==> inputs of 07-10 <==
==> flow/design.v <==
module alu #(
    parameter INT_W  = 4,
    parameter FRAC_W = 6,
    parameter INST_W = 4,
    parameter DATA_W = INT_W + FRAC_W
)(
    input                     i_clk,
    input                     i_rst_n,
    input                     i_valid,
    input signed [DATA_W-1:0] i_data_a,
    input signed [DATA_W-1:0] i_data_b,
    input        [INST_W-1:0] i_inst,
    output                    o_valid,
    output       [DATA_W-1:0] o_data
);  
reg [DATA_W-1:0] o_data_w, o_data_r;
reg              o_valid_w, o_valid_r;
assign o_valid = o_valid_r;
assign o_data = o_data_r;
reg [9:0] o_data_t;  
wire signed [10:0] sum_temp;
assign sum_temp = {i_data_a[9],i_data_a} + {i_data_b[9],i_data_b};
wire signed [10:0] sub_temp;
assign sub_temp = {i_data_a[9],i_data_a} - {i_data_b[9],i_data_b};
wire signed [19:0] mult_temp;
wire signed [20:0] mult_rnd;
wire signed [14:0] mult_r;
assign mult_temp = i_data_a * i_data_b;
assign mult_rnd = $signed({mult_temp[19],mult_temp}) + $signed(21'd32);  
assign mult_r = mult_rnd[20:6];
wire signed [20:0] i_data_f;
wire signed [20:0] o_data_f;
wire signed [14:0] mult_f;
assign i_data_f = {{5{o_data_r[9]}},o_data_r,6'b0};
assign o_data_f = i_data_f + $signed({mult_temp[19],mult_temp}) + $signed(21'd32);
assign mult_f = o_data_f[20:6];
wire signed [10:0] tanh_pos;
wire signed [10:0] tanh_neg;
assign tanh_pos = ({i_data_a[9],i_data_a} + $signed(11'd33)) >>> 1;
assign tanh_neg = ({i_data_a[9],i_data_a} - $signed(11'd31)) >>> 1;
always@(*)begin
    o_data_t = 10'd0;
    case(i_inst)
        4'd0:begin  
            if (sum_temp > $signed(11'd511)) o_data_t = 10'b0111_1111_11;
            else if (sum_temp < $signed(-11'sd512)) o_data_t = 10'b1000_0000_00;
            else o_data_t = sum_temp[9:0];
        end
        4'd1:begin  
            if (sub_temp > $signed(11'd511)) o_data_t = 10'b0111_1111_11;
            else if (sub_temp < $signed(-11'sd512)) o_data_t = 10'b1000_0000_00;
            else o_data_t = sub_temp[9:0];
        end
        4'd2:begin  
            if (mult_r > $signed(15'd511)) o_data_t = 10'b0111_1111_11;
            else if (mult_r < $signed(-15'sd512)) o_data_t = 10'b1000_0000_00;
            else o_data_t = mult_r[9:0];
        end
        4'd3:begin  
            if (mult_f > $signed(15'd511)) o_data_t = 10'b0111_1111_11;
            else if (mult_f < $signed(-15'sd512)) o_data_t = 10'b1000_0000_00;
            else o_data_t = mult_f[9:0];
        end
        4'd4:begin  
            if(!i_data_a[9])begin
                if(i_data_a >= 10'b0001_1000_00) o_data_t = 10'b0001_0000_00;
                else if(i_data_a >= 10'b0000_1000_00) o_data_t = tanh_pos[9:0];
                else o_data_t = i_data_a;
            end
            else begin
                if(i_data_a >= 10'b1111_100000) o_data_t = i_data_a;
                else if(i_data_a >= 10'b1110_1000_00) o_data_t = tanh_neg[9:0];
                else o_data_t = 10'b1111_0000_00;
            end
        end
        4'd5:begin  
            o_data_t = i_data_a | (~i_data_b);
        end
        4'd6:begin  
            casez(i_data_a)
            10'b1???_????_??: o_data_t = 10'd0;
            10'b01??_????_??: o_data_t = 10'd1;
            10'b001?_????_??: o_data_t = 10'd2;
            10'b0001_????_??: o_data_t = 10'd3;
            10'b0000_1???_??: o_data_t = 10'd4;
            10'b0000_01??_??: o_data_t = 10'd5;
            10'b0000_001?_??: o_data_t = 10'd6;
            10'b0000_0001_??: o_data_t = 10'd7;
            10'b0000_0000_1?: o_data_t = 10'd8;
            10'b0000_0000_01: o_data_t = 10'd9;
            10'd0: o_data_t = 10'd10;
            endcase
        end
        4'd7:begin  
            casez(i_data_a)
            10'd0: o_data_t = 10'd0;
            10'b????_????_?1: o_data_t = 10'd0;
            10'b????_????_10: o_data_t = 10'd1;
            10'b????_???1_00: o_data_t = 10'd2;
            10'b????_??10_00: o_data_t = 10'd3;
            10'b????_?100_00: o_data_t = 10'd4;
            10'b????_1000_00: o_data_t = 10'd5;
            10'b???1_0000_00: o_data_t = 10'd6;
            10'b??10_0000_00: o_data_t = 10'd7;
            10'b?100_0000_00: o_data_t = 10'd8;
            10'b1000_0000_00: o_data_t = 10'd9;
            endcase
        end
        4'd8:begin  
            o_data_t = i_data_a[9] + i_data_a[8] +i_data_a[7] +i_data_a[6] +i_data_a[5] +i_data_a[4] +i_data_a[3] +i_data_a[2] +i_data_a[1] +i_data_a[0];
        end
        4'd9:begin  
            if(i_data_b == 10'd0) o_data_t = i_data_a;
            else if(i_data_b == 10'd1) o_data_t = {i_data_a[8:0],i_data_a[9]};
            else if(i_data_b == 10'd2) o_data_t = {i_data_a[7:0],i_data_a[9:8]};
            else if(i_data_b == 10'd3) o_data_t = {i_data_a[6:0],i_data_a[9:7]};
            else if(i_data_b == 10'd4) o_data_t = {i_data_a[5:0],i_data_a[9:6]};
            else if(i_data_b == 10'd5) o_data_t = {i_data_a[4:0],i_data_a[9:5]};
            else if(i_data_b == 10'd6) o_data_t = {i_data_a[3:0],i_data_a[9:4]};
            else if(i_data_b == 10'd7) o_data_t = {i_data_a[2:0],i_data_a[9:3]};
            else if(i_data_b == 10'd8) o_data_t = {i_data_a[1:0],i_data_a[9:2]};
            else   o_data_t = {i_data_a[0],i_data_a[9:1]};
        end
    endcase
end
always@(*) begin
    o_data_w = o_data_t;
    o_valid_w = (i_valid == 1'b1)? 1'b1:1'b0;
end
always@(posedge i_clk or negedge i_rst_n) begin
    if (!i_rst_n) begin
        o_data_r <= 'b0;
        o_valid_r <= 'b0;
    end 
    else begin
        if (i_valid) o_data_r <= o_data_w;
        o_valid_r <= o_valid_w;
    end
end
endmodule
==> flow/run.sh <==
#!/bin/bash
# the make line also repeats each setting of config.mk as NAME=value (left out here)
make -C /OpenROAD-flow-scripts/flow DESIGN_CONFIG=/design/flow/config.mk WORK_HOME=/design/flow/orfs CLKGATE_MAP_FILE= finish
==> flow/config.mk <==
export PLATFORM = sky130hd
export DESIGN_NAME = alu
export DESIGN_NICKNAME = alu
export VERILOG_FILES = /design/flow/design.v
export SDC_FILE = /design/flow/constraint.sdc
export NUM_CORES = 4
export LEC_CHECK = 0
export CAP_MARGIN = 20
export CORE_MARGIN = 2
export CORE_UTILIZATION = 70
export CTS_CLUSTER_DIAMETER = 327
export CTS_CLUSTER_SIZE = 56
export SETUP_SLACK_MARGIN = -0.75
export SLEW_MARGIN = 20
==> flow/constraint.sdc <==
create_clock -name core_clock -period 7.69 [get_ports {i_clk}]
set_input_delay 1.5380 -clock core_clock [delete_from_list [all_inputs] [get_ports {i_clk}]]
set_output_delay 1.5380 -clock core_clock [all_outputs]
set_load 0.01 [all_outputs]
==> inputs of 09-22, as changes to 07-10 <==
==> flow/config.mk (replaced) <==
export PLATFORM = sky130hd
export DESIGN_NAME = alu
export DESIGN_NICKNAME = alu
export VERILOG_FILES = /design/flow/design.v
export SDC_FILE = /design/flow/constraint.sdc
export NUM_CORES = 4
export LEC_CHECK = 0
export CAP_MARGIN = 20
export CORE_MARGIN = 2
export CORE_UTILIZATION = 40
export SLEW_MARGIN = 20
==> flow/constraint.sdc (replaced) <==
create_clock -name core_clock -period 11.0 [get_ports {i_clk}]
set_input_delay 2.2000 -clock core_clock [delete_from_list [all_inputs] [get_ports {i_clk}]]
set_output_delay 2.2000 -clock core_clock [all_outputs]
set_load 0.01 [all_outputs]
==> inputs of 11-02, as changes to 07-10 <==
==> flow/config.mk (replaced) <==
export PLATFORM = sky130hd
export DESIGN_NAME = alu
export DESIGN_NICKNAME = alu
export VERILOG_FILES = /design/flow/design.v
export SDC_FILE = /design/flow/constraint.sdc
export NUM_CORES = 4
export LEC_CHECK = 0
export CAP_MARGIN = 20
export CORE_MARGIN = 2
export CORE_UTILIZATION = 66
export SETUP_SLACK_MARGIN = -0.51
export SLEW_MARGIN = 20
==> flow/constraint.sdc (replaced) <==
create_clock -name core_clock -period 8.69 [get_ports {i_clk}]
set_input_delay 1.7380 -clock core_clock [delete_from_list [all_inputs] [get_ports {i_clk}]]
set_output_delay 1.7380 -clock core_clock [all_outputs]
set_load 0.01 [all_outputs]
==> inputs of 02-13, as changes to 07-10 <==
==> flow/config.mk (replaced) <==
export PLATFORM = sky130hd
export DESIGN_NAME = alu
export DESIGN_NICKNAME = alu
export VERILOG_FILES = /design/flow/design.v
export SDC_FILE = /design/flow/constraint.sdc
export NUM_CORES = 4
export LEC_CHECK = 0
export ABC_AREA = 1
export CAP_MARGIN = 20
export CORE_MARGIN = 2
export CORE_UTILIZATION = 72
export CTS_CLUSTER_DIAMETER = 358
export CTS_CLUSTER_SIZE = 99
export PLACE_DENSITY = 0.42
export SLEW_MARGIN = 20
==> flow/constraint.sdc (replaced) <==
create_clock -name core_clock -period 3.42 [get_ports {i_clk}]
set_input_delay 0.6840 -clock core_clock [delete_from_list [all_inputs] [get_ports {i_clk}]]
set_output_delay 0.6840 -clock core_clock [all_outputs]
set_load 0.01 [all_outputs]
==> comparison <==
07-10 failed in 5_1_grt. 11-02 finished with setup timing left. 09-22 finished clean. 02-13 failed in 4_1_cts, error DPL-0038. In 09-22 the setup slack is better than in 11-02, by 1.2 ns. In 09-22 the routed wire length is smaller than in 11-02, by about 16%. In 11-02 the die size is lower than in 09-22, by 38%. Against 09-22, the register-to-register slack of 11-02 is worse by 2.0 ns. Of 11-02 and 09-22, 09-22 has the higher clock skew (gap 0.0081 ns). In 09-22 the final area is lower than in 11-02, by about 12%. Between 11-02 and 09-22, the lower via count is in 09-22 (gap about 22%, measured against 09-22). In 07-10 the synthesized cell count is lower than in 02-13, by 26%.
==> figures <==
quantity	02-13	11-02	07-10	09-22
Result of the run	did not finish	failed layout checks	did not finish	finished clean
Failing step	4_1_cts	-	5_1_grt	-
Violated checks	-	setup timing	-	-
Number of nets with antenna violations after routing	-	0	-	0
Most frequent cell after synthesis	nand2_1	inv_1	inv_1	inv_1
Final setup violation count	-	10	-	0
Clock network area share	-	0.00704	-	0.00802
Worst-path cell with the longest stage delay	-	fa_1	-	clkdlybuf4s50_1
Final Util	-	0.848	-	0.450
Wire length per cell	-	25.0 um	-	21.7 um
Worst flop-to-flop path endpoint	-	o_data_r[8]	-	o_data_r[8]
Warning total across the stage logs	-	51	-	49
Metal2 WL	-	15.9 mm	-	14.6 mm
Total number of vias	-	11100	-	9092
Routed wire length	-	38.5 mm	-	32.2 mm
R2r startpoint	-	o_data_r[0]	-	o_data_r[0]
Area leader share	0.206	0.223	0.223	0.223
Flip-flops	-	11	-	11
Worst Hold Path Cells	-	2	-	2
Highest layer used for signal routing	-	met4	-	met4
